==> inputs of v34 <==
Design Top, start of the top module:
module Top(clk, rst, Trig, Echo, distance, sel);
input clk, rst, Echo;
output Trig;
output [6:0] distance;
output [3:0] sel;
wire [19:0] dis;
wire [1:0] state;
wire clk_1k;
counter_1000 u3(.clk(clk), .rst(rst), .clkout(clk_1k), .statechange(state));
TrigSignal u1(.clk_1m(clk), .rst(rst), .trig(Trig));
PosCounter u2(.clk_1m(clk), .rst(rst), .echo(Echo), .dis_count(dis));
Showdigit u4(.in(dis),.LED_activating_counter(state),.out1(distance[6:0]),.out2(sel[3:0]));
endmodule  
export LEC_CHECK = 0
export CAP_MARGIN = 20
export CORE_MARGIN = 2
export CORE_UTILIZATION = 40
export PLACE_DENSITY = 0.6
export SLEW_MARGIN = 20
create_clock -name core_clock -period 1000.0 [get_ports {clk}]
run.sh (not shown) runs the stock make flow with config.mk's settings and CLKGATE_MAP_FILE=.
==> v18: changes against v34 <==
ABC_AREA = 1   (was default)
CAP_MARGIN = 40   (was 20)
CORE_UTILIZATION = 72   (was 40)
CTS_CLUSTER_DIAMETER = 191   (was default)
CTS_CLUSTER_SIZE = 13   (was default)
PLACE_DENSITY = default   (was 0.6)
PLACE_DENSITY_LB_ADDON = 0.28   (was default)
SLEW_MARGIN = 40   (was 20)
==> flow/constraint.sdc (replaced) <==
create_clock -name core_clock -period 163.0 [get_ports {clk}]
set_input_delay 32.6000 -clock core_clock [delete_from_list [all_inputs] [get_ports {clk}]]
set_output_delay 32.6000 -clock core_clock [all_outputs]
set_load 0.01 [all_outputs]
==> results <==
- Of v18 and v34, v18 has the higher synthesized cell count (gap 29%, measured against v34).
- Of v18 and v34, v34 has the higher hold slack (gap 0.015 ns).
- Of v34 and v18, v18 has the higher utilization (gap 32 points).
- Between v18 and v34, the lower register-to-register slack is in v18 (gap 840 ns).
- Against v18, the synthesized area of v34 is lower by about 13%.
- In v34 the critical path depth is lower than in v18, by 71.
- Of v34 and v18, v18 has the higher count of clock-buffer cells in the layout (gap 2).

==> job 2386 <==
==> flow/design.v <==
module counter_1000(clk,rst,clkout,statechange);
input clk,rst;
output clkout;
output [1:0] statechange;
reg clkout;
reg [9:0] flag1;
reg [1:0] statechange;
always @(posedge clk) 
begin   
    if(rst)
        begin
            flag1<=0;
            clkout<=1'b1;
        end
	else if(flag1<500) 
		begin
			flag1<=flag1+1;
			clkout<=1'b1;
		end 
	else if(flag1<1000)
		begin
			flag1<=flag1+1;
			clkout<=1'b0;
        end
    else if(flag1==1000)
        begin
            flag1<=0;
            clkout<=1'b1;
		end
end
always @(posedge clk)
begin 
    if(rst)
        statechange <= 0;
    else if(flag1==1000)
    begin
        if(statechange<3)
            statechange <= statechange + 1;
        else
            statechange <= 0;
    end
end
endmodule
module TrigSignal(clk_1m,rst,trig);
input clk_1m,rst;
output trig;
reg trig;
reg [16:0]flag1;
always @(posedge clk_1m) 
begin   
    if(rst)
        begin
            flag1<=0;
            trig<=1'b0;
        end
	else if(flag1<15) 
		begin
			flag1<=flag1+1;
			trig<=1'b1;
		end 
	else if(flag1<100000)
		begin
			flag1<=flag1+1;
			trig<=1'b0;
        end
    else if(flag1==100000)
        begin
            flag1<=0;
            trig<=1'b0;
		end
end
endmodule 
module PosCounter(clk_1m,rst,echo,dis_count);
input clk_1m,rst,echo;
output [19:0] dis_count;
reg [19:0] dis_count;
reg [19:0] count;
reg [19:0] countfinal;
always@(posedge clk_1m)
begin 
    if(rst)
    begin
        dis_count <= 0;
        count <= 0;
        countfinal <= 0;
    end
    else if(echo == 1'b1)
    begin
        count <= count+1;
        countfinal <= count;
    end
    else 
    begin
        dis_count <= countfinal *120 >> 6;
        count <= 0;
    end
end 
endmodule  
module Showdigit(in,LED_activating_counter,out1,out2);
input [19:0] in;
input [1:0] LED_activating_counter;
output reg [6:0] out1;
output reg [3:0] out2;
reg [3:0] outnumber;
always @(*)
begin
    case(LED_activating_counter)
    2'b00: 
    begin
        out2 = 4'b0111; 
        outnumber = (in / 10000)%10; 
    end
    2'b01: 
    begin
        out2 = 4'b1011; 
        outnumber = (in / 1000)%10; 
    end
    2'b10: 
    begin
        out2 = 4'b1101; 
        outnumber = ((in / 100)%10); 
    end
    2'b11: 
    begin
        out2 = 4'b1110; 
        outnumber = ((in / 10)%10); 
    end
    default: begin out2 = 4'b1111; outnumber = 4'b0000; end
    endcase
end
always@(*)
begin
    case(outnumber)
    4'b0000: out1 = 7'b0000001;  
    4'b0001: out1 = 7'b1001111;  
    4'b0010: out1 = 7'b0010010;  
    4'b0011: out1 = 7'b0000110;  
    4'b0100: out1 = 7'b1001100;  
    4'b0101: out1 = 7'b0100100;  
    4'b0110: out1 = 7'b0100000;  
    4'b0111: out1 = 7'b0001111;  
    4'b1000: out1 = 7'b0000000;  
    4'b1001: out1 = 7'b0000100;  
    default: out1 = 7'b0000001;  
    endcase
end
endmodule  
module Top(clk, rst, Trig, Echo, distance, sel);
input clk, rst, Echo;
output Trig;
output [6:0] distance;
output [3:0] sel;
wire [19:0] dis;
wire [1:0] state;
wire clk_1k;
counter_1000 u3(.clk(clk), .rst(rst), .clkout(clk_1k), .statechange(state));
TrigSignal u1(.clk_1m(clk), .rst(rst), .trig(Trig));
PosCounter u2(.clk_1m(clk), .rst(rst), .echo(Echo), .dis_count(dis));
Showdigit u4(.in(dis),.LED_activating_counter(state),.out1(distance[6:0]),.out2(sel[3:0]));
endmodule  
==> flow/run.sh <==
#!/bin/bash
# the make line also repeats each setting of config.mk as NAME=value (left out here)
make -C /OpenROAD-flow-scripts/flow DESIGN_CONFIG=/design/flow/config.mk WORK_HOME=/design/flow/orfs CLKGATE_MAP_FILE= finish
==> flow/config.mk <==
export PLATFORM = sky130hd
export DESIGN_NAME = Top
export DESIGN_NICKNAME = Top
export VERILOG_FILES = /design/flow/design.v
export SDC_FILE = /design/flow/constraint.sdc
export NUM_CORES = 4
export LEC_CHECK = 0
export CAP_MARGIN = 20
export CORE_ASPECT_RATIO = 1.74
export CORE_MARGIN = 9
export CORE_UTILIZATION = 72
export CTS_CLUSTER_DIAMETER = 382
export CTS_CLUSTER_SIZE = 98
export PLACE_DENSITY = 0.36
export SLEW_MARGIN = 5
export TNS_END_PERCENT = 15
==> flow/constraint.sdc <==
create_clock -name core_clock -period 1000.0 [get_ports {clk}]
set_input_delay 200.0000 -clock core_clock [delete_from_list [all_inputs] [get_ports {clk}]]
set_output_delay 200.0000 -clock core_clock [all_outputs]
set_load 0.01 [all_outputs]
==> job 9725: changes against job 2386 <==
ABC_AREA = 1   (was not set)
CAP_MARGIN = 35   (was 20)
CORE_ASPECT_RATIO = not set   (was 1.74)
CORE_MARGIN = 2   (was 9)
CTS_CLUSTER_DIAMETER = not set   (was 382)
CTS_CLUSTER_SIZE = 13   (was 98)
PLACE_DENSITY = not set   (was 0.36)
PLACE_DENSITY_LB_ADDON = 0.28   (was not set)
SLEW_MARGIN = 20   (was 5)
TNS_END_PERCENT = not set   (was 15)
==> flow/constraint.sdc (replaced) <==
create_clock -name core_clock -period 163.0 [get_ports {clk}]
set_input_delay 32.6000 -clock core_clock [delete_from_list [all_inputs] [get_ports {clk}]]
set_output_delay 32.6000 -clock core_clock [all_outputs]
set_load 0.01 [all_outputs]
==> results.yml <==
# implementation run metrics
status:
  status: "no timing/DRC/antenna violations"
critical_path:
  cp_common_cell: "o21a_1"
die:
  well_tap_count: 480
synthesis:
  largest_area_cell: "ha_1"
finish:
  final_util_pct: 75.3
(the above is from job 2386)
==> results.yml <==
# implementation run metrics
synthesis:
  largest_area_cell: "nand2_1"
status:
  status: "no timing/DRC/antenna violations"
critical_path:
  cp_common_cell: "nand2_1"
die:
  well_tap_count: 592
clock_network:
  tritoncts: "yes"
(the above is from job 9725)

==> inputs of job 6786 <==
// Top: RTL as listed in full above, without the edits since
Settings: LEC_CHECK=0, CAP_MARGIN=20, CORE_ASPECT_RATIO=1.74, CORE_MARGIN=9, CORE_UTILIZATION=72, CTS_CLUSTER_DIAMETER=382, CTS_CLUSTER_SIZE=98, PLACE_DENSITY=0.36, SLEW_MARGIN=20, TNS_END_PERCENT=15; clock period 1000.0 ns.
==> job 4395 (differences from job 6786) <==
==> flow/config.mk (replaced) <==
export PLATFORM = sky130hd
export DESIGN_NAME = Top
export DESIGN_NICKNAME = Top
export VERILOG_FILES = /design/flow/design.v
export SDC_FILE = /design/flow/constraint.sdc
export NUM_CORES = 4
export LEC_CHECK = 0
export ABC_AREA = 1
export CAP_MARGIN = 20
export CORE_MARGIN = 2
export CORE_UTILIZATION = 68
export CTS_CLUSTER_DIAMETER = 374
export CTS_CLUSTER_SIZE = 40
export PLACE_DENSITY = 0.6
export SLEW_MARGIN = 20
==> flow/constraint.sdc (replaced) <==
create_clock -name core_clock -period 903.0 [get_ports {clk}]
set_input_delay 180.6000 -clock core_clock [delete_from_list [all_inputs] [get_ports {clk}]]
set_output_delay 180.6000 -clock core_clock [all_outputs]
set_load 0.01 [all_outputs]
==> comparison table <==
| item | job 4395 | job 6786 |
|---|---|---|
| Initial detailed-routing violation count | 1859 | 2794 |
| FILL cells | 4286 | 2961 |
| DP Cell Count | 5717 | 4376 |
| Routed length on met1 | 35.3 mm | 31.4 mm |
| Run status | finished clean | finished clean |
| Post-detail-place hpwl | 67.2 mm | 71.1 mm |
| Non-Clock Inverter Count | 849 | 139 |
| Dominant cell area share | 13.3% | 13.2% |
| Largest driver fanout on the critical path | 32 | 34 |
| CP endpoint | distance[6] | distance[2] |
| Initial antenna violation count | 0 | 1 |
| Synth unique cells | 93 | 128 |
| Crit path depth | 448 | 378 |
| Count of instantiated cells in the yosys netlist | 5161 | 3991 |
| Starting utilization of the core area | 68.9% | 73.4% |
| DR top layer | met4 | met5 |
| Vias after detailed routing | 31.8k | 32.5k |
| Max-slew headroom | 33.2% | 23.9% |
| Layout Cells excl Fill | 5733 | 4394 |
| Final clock-cell share | 0.986% | 1.04% |
| Cell row count | 79 | 94 |
| Area Overhead vs Synth | 1.92% | 2.52% |
| Global Route met2 Usage | 60.7% | 70.2% |

==> inputs of run R <==
RTL: the design.v shown in full above, as it stands there.
Settings: LEC_CHECK=0, CAP_MARGIN=35, CORE_MARGIN=2, CORE_UTILIZATION=72, CTS_CLUSTER_DIAMETER=238, HOLD_SLACK_MARGIN=-0.1, PLACE_DENSITY=0.91, SLEW_MARGIN=20, TNS_END_PERCENT=40; clock period 740.0 ns.
==> run Y: changes against run R <==
Settings changed: ABC_AREA set to 1, CTS_CLUSTER_DIAMETER 238 to 322, CTS_CLUSTER_SIZE set to 13, HOLD_SLACK_MARGIN -0.1 to 0.29, PLACE_DENSITY 0.91 to not set, PLACE_DENSITY_LB_ADDON set to 0.24, SLEW_MARGIN 20 to 5, TNS_END_PERCENT 40 to not set.
==> flow/constraint.sdc (replaced) <==
create_clock -name core_clock -period 163.0 [get_ports {clk}]
set_input_delay 32.6000 -clock core_clock [delete_from_list [all_inputs] [get_ports {clk}]]
set_output_delay 32.6000 -clock core_clock [all_outputs]
set_load 0.01 [all_outputs]
==> comparison <==
- Run R passed the timing, DRC and antenna checks. Run Y passed the timing, DRC and antenna checks.
- Against run Y, the clock-buffer cell count of run R is higher by 1.
- Between run R and run Y, the lower synthesized cell count is in run R (gap about 23%, measured against run Y).
- Between run Y and run R, the lower core utilization is in run Y (gap 0.42 points).
- Register-to-register slack: run Y is lower than run R (580 ns).
- Of run Y and run R, run Y has the higher cell count (gap about 30%, measured against run R).
- Between run R and run Y, the lower sequential share of layout area is in run Y (gap 0.76 points).
- Between run R and run Y, the lower worst hold slack is in run Y (gap 0.024 ns).
- Area after synthesis: run Y is larger than run R (about 15%).
- Against run R, the die size of run Y is larger by 14%.
==> figures <==
Wire length of the first global-routing pass: run Y 132000 um; run R 129000 um
Yosys simple share: run Y 47.4%; run R 28.5%
Final weighted congestion in routability-driven placement: run Y 0.959; run R 0.960
Vias after detailed routing: run Y 32000; run R 30600
Post-Layout Cell Count: run Y 5720; run R 4436
Outcome: run Y complete, no violations; run R complete, no violations
Global-route met2 utilization: run Y 57.5%; run R 61.3%
Share of the clock period used by the worst path after layout: run Y 61.5%; run R 32.3%
Crit-path max cell delay: run Y 0.72 ns; run R 0.84 ns
Worst slew margin: run Y 38.1%; run R 28.3%
Post-Route WL: run Y 76300 um; run R 76800 um
Clock buf count: run Y 10; run R 11
Well-Tap Cells: run Y 592; run R 518
Met3 routed wirelength: run Y 3200 um; run R 6100 um
Adder Area Share: run Y 13.8%; run R 16.1%
Core utilization at floorplan: run Y 72.7%; run R 72.5%
Largest net degree at the start of global routing: run Y 53; run R 68

==> inputs of try-ember <==
// Top: RTL as listed in full above, without the edits since
Settings: LEC_CHECK=0, CAP_MARGIN=20, CORE_MARGIN=2, CORE_UTILIZATION=65, CTS_CLUSTER_DIAMETER=374, PLACE_DENSITY=0.6, SLEW_MARGIN=20; clock period 903.0 ns.
==> try-cedar (differences from try-ember) <==
--- a/flow/config.mk
+++ b/flow/config.mk
@@ -8,6 +8,9 @@
 export CAP_MARGIN = 20
-export CORE_MARGIN = 2
-export CORE_UTILIZATION = 65
-export CTS_CLUSTER_DIAMETER = 374
-export PLACE_DENSITY = 0.6
+export CORE_ASPECT_RATIO = 1.74
+export CORE_MARGIN = 9
+export CORE_UTILIZATION = 72
+export CTS_CLUSTER_DIAMETER = 382
+export CTS_CLUSTER_SIZE = 95
+export PLACE_DENSITY = 0.36
 export SLEW_MARGIN = 20
+export TNS_END_PERCENT = 15
==> flow/constraint.sdc (replaced) <==
create_clock -name core_clock -period 1000.0 [get_ports {clk}]
set_input_delay 200.0000 -clock core_clock [delete_from_list [all_inputs] [get_ports {clk}]]
set_output_delay 200.0000 -clock core_clock [all_outputs]
set_load 0.01 [all_outputs]
==> flow_summary.toml <==
# physical design summary
[setup_path]
cp.arrival_ns = 93.86
critical_path.max_fanout = 34
regToRegEndpoint = "u2.dis_count[18]$_SDFFE_PP0N_"

[floorplanning]
total_number_of_tap_cells = 480
die_width_um = 167

[finish]
buffers_excl_clock = 42
share_of_cell_area_taken_by_multi_input_logic_gates_pct = 87.6
sh_seq_area_pct = 6.30
final.fill_count = 2961

[outcome]
outcome = "no timing/DRC/antenna violations"

[timing]
clock.fmax_mhz = 3.40
fin_worst_skew_ns = 0.0102

[grt]
grt_antenna_before_repair = 1
global_route_wire_length_before_repair_mm = 152

[routing]
avgViaCountPerCell = 7.39
drt-total-wl_mm = 94.3

[place]
routabilityCongestion = 0.981
Source of the figures above: try-cedar

==> flow_summary.toml <==
# physical design summary
[outcome]
outcome = "no timing/DRC/antenna violations"

[floorplanning]
total_number_of_tap_cells = 539
die_width_um = 211

[finish]
share_of_cell_area_taken_by_multi_input_logic_gates_pct = 87.3
sh_seq_area_pct = 6.29
final.fill_count = 3655

[grt]
grt_antenna_before_repair = 0
global_route_wire_length_before_repair_mm = 135

[setup_path]
regToRegEndpoint = "u2.dis_count[19]$_SDFFE_PP0N_"
critical_path.max_fanout = 60
cp.arrival_ns = 93.24

[clock_tree]
cts_tree = "built"

[timing]
clock.fmax_mhz = 3.65
fin_worst_skew_ns = 0.00643

[routing]
drt-total-wl_mm = 80.7
Source of the figures above: try-ember

